## adc_mul
module adc_mul                   
(
    input  logic         clk_i,                                                
    input  logic         rst_i,                                                
    input  logic [11:0]  x_i,                                                  
    input  logic [11:0]  y_i,                                                  
    input  logic [11:0]  z_i,                                                  
    output logic [11:0]  fp_o                                                  
);
Size in the first run: about 150 flip-flops, ~50,000 sq um of cells after synthesis.
clock: 85.4 ns
lec_check: 0
cap_margin: 20
cell_pad_in_sites_detail_placement: 0
core_aspect_ratio: 1.48
core_margin: 2
core_utilization: 68
gpl_timing_driven: 1
setup_slack_margin: -2.0
slew_margin: 20
run.sh (not shown) runs the stock make flow with config.mk's settings and CLKGATE_MAP_FILE=.
The starting point finished but failed the layout checks on setup timing.
==> next run, changes <==
--- a/flow/config.mk
+++ b/flow/config.mk
@@ -9,2 +8,0 @@
-export CELL_PAD_IN_SITES_DETAIL_PLACEMENT = 0
-export CORE_ASPECT_RATIO = 1.48
@@ -12,3 +10 @@
-export CORE_UTILIZATION = 68
-export GPL_TIMING_DRIVEN = 1
-export SETUP_SLACK_MARGIN = -2.0
+export CORE_UTILIZATION = 40
==> flow/constraint.sdc (replaced) <==
create_clock -name core_clock -period 95.0 [get_ports {clk_i}]
set_input_delay 19.0000 -clock core_clock [delete_from_list [all_inputs] [get_ports {clk_i}]]
set_output_delay 19.0000 -clock core_clock [all_outputs]
set_load 0.01 [all_outputs]
The new run went through all stages and came out clean.
Final cell count increases by 5.3%.
Wire length increases by 4.6%.
Design area drops by 1.7%.
Setup slack gains 6400 ps.
Count of clock-buffer cells in the layout climbs by 3.
Global-route usage drops by 16 points.
Fmax decreases by 3.6%.
Clock skew is higher by 7.2 ps.
==> next run, changes <==
--- a/flow/config.mk
+++ b/flow/config.mk
@@ -8,0 +9,2 @@
+export CELL_PAD_IN_SITES_GLOBAL_PLACEMENT = 1
+export CORE_ASPECT_RATIO = 0.5
@@ -11 +13,5 @@
-export SLEW_MARGIN = 20
+export CTS_CLUSTER_DIAMETER = 101
+export CTS_CLUSTER_SIZE = 98
+export HOLD_SLACK_MARGIN = -0.07
+export SLEW_MARGIN = 0
+export TNS_END_PERCENT = 15
The new run completed with no timing, DRC or antenna violations; cell count rose by 1.0%; fmax barely changes; worst setup slack improved by 250 ps; flip-flop count is unchanged.

* * *

adc_mul again, from the RTL that the note above started with.
Settings: LEC_CHECK=0, ABC_AREA=1, CAP_MARGIN=20, CORE_MARGIN=2, CORE_UTILIZATION=40, CTS_CLUSTER_DIAMETER=127, HOLD_SLACK_MARGIN=0.19, SLEW_MARGIN=20; clock period 95.0 ns.
The baseline finished with timing, DRC and antenna clean.
Change:
ABC_AREA = default   (was 1)
CELL_PAD_IN_SITES_GLOBAL_PLACEMENT = 1   (was default)
CORE_ASPECT_RATIO = 0.5   (was default)
CORE_MARGIN = 8   (was 2)
CTS_CLUSTER_DIAMETER = 101   (was 127)
CTS_CLUSTER_SIZE = 98   (was default)
HOLD_SLACK_MARGIN = -0.07   (was 0.19)
PLACE_DENSITY_LB_ADDON = 0.02   (was default)
SLEW_MARGIN = 10   (was 20)
TNS_END_PERCENT = 15   (was default)
Outcome: Setup slack got worse by 4.6 ns. Via count is lower by 4.8%. Sequential cell count is unchanged. Die size is lower by 0.55%. Wire length is higher by 8.3%. Utilization is higher by 3.6 points. Non-clock buffer count is higher by 372. Area after synthesis is lower by 7.5%.
Change:
CELL_PAD_IN_SITES_GLOBAL_PLACEMENT = 0   (was 1)
CORE_UTILIZATION = 69   (was 40)
CTS_CLUSTER_DIAMETER = 87   (was 101)
GPL_ROUTABILITY_DRIVEN = 0   (was default)
HOLD_SLACK_MARGIN = -0.09   (was -0.07)
TNS_END_PERCENT = 25   (was 15)
=> Via count rose by about 5.6%. Clock-buffer cell count fell by 2. Die size fell by 40%. First-iteration DRC count rose by about 65%. Core utilization rose by 32 points. Cell area fell by 1.9%. Wire length fell by 11%. Synthesized area is unchanged. Global-route usage rose by 11 points.

* * *

== exp/yarrow ==
adc_mul again, from the RTL that the note above started with.
Settings: LEC_CHECK=0, ABC_AREA=1, CAP_MARGIN=20, CELL_PAD_IN_SITES_DETAIL_PLACEMENT=1, CORE_ASPECT_RATIO=1.48, CORE_MARGIN=10, CORE_UTILIZATION=18, CTS_CLUSTER_SIZE=61, GPL_ROUTABILITY_DRIVEN=0, GPL_TIMING_DRIVEN=0, HOLD_SLACK_MARGIN=-0.06, MIN_ROUTING_LAYER=met2, PLACE_DENSITY_LB_ADDON=0.12, SLEW_MARGIN=0; clock period 140.0 ns.
Inputs modified between exp/yarrow and exp/nickel:
Settings: HOLD_SLACK_MARGIN: -0.06 -> 0.27; CORE_MARGIN: 10 -> 2; GPL_ROUTABILITY_DRIVEN: 0 -> unset; CTS_CLUSTER_SIZE: 61 -> unset; PLACE_DENSITY_LB_ADDON: 0.12 -> unset; CORE_ASPECT_RATIO: 1.48 -> unset; SLEW_MARGIN: 0 -> 20; GPL_TIMING_DRIVEN: 0 -> unset; ABC_AREA: 1 -> unset; CORE_UTILIZATION: 18 -> 40; TNS_END_PERCENT: unset -> 60; the clock period (ns, I/O delays scaled along): 140.0 -> 95.0.
--- outcome ---
- Looking at sum of buffers and inverters on the critical path, exp/nickel sits 107 below exp/yarrow.
- Looking at mean instance size in the synthesized netlist, exp/nickel sits above exp/yarrow.
- Summary of exp/yarrow and exp/nickel: one run falls short of a clean finish, namely exp/nickel.
- [compare] base=exp/yarrow new=exp/nickel: peak fanout along the critical path moved down; chip area lower.
- From exp/yarrow to exp/nickel the numbers moved as follows: global routing met3 resource utilization now sits higher; setup slack now sits lower.
diff inputs: exp/nickel => exp/amber
Settings: TNS_END_PERCENT no longer set, was 60; CORE_UTILIZATION now 58, was 40; CELL_PAD_IN_SITES_DETAIL_PLACEMENT no longer set, was 1; MIN_ROUTING_LAYER no longer set, was met2; HOLD_SLACK_MARGIN no longer set, was 0.27; the clock period (ns, I/O delays scaled along) now 81.2, was 95.0.
- Not one of exp/nickel and exp/amber finished clean.
- exp/amber ended up with met2 as its most used routing layer in global routing; exp/nickel ended up with met3.
- exp/amber vs exp/nickel, placed instance area went up by about 25%.
- Maximum number of pins on one net before global-route repair for exp/amber: 7 down relative to exp/nickel
- Delta(global-route total usage across every layer, exp/amber - exp/nickel) < 0
- Die outline height for exp/amber is lower than for exp/nickel.
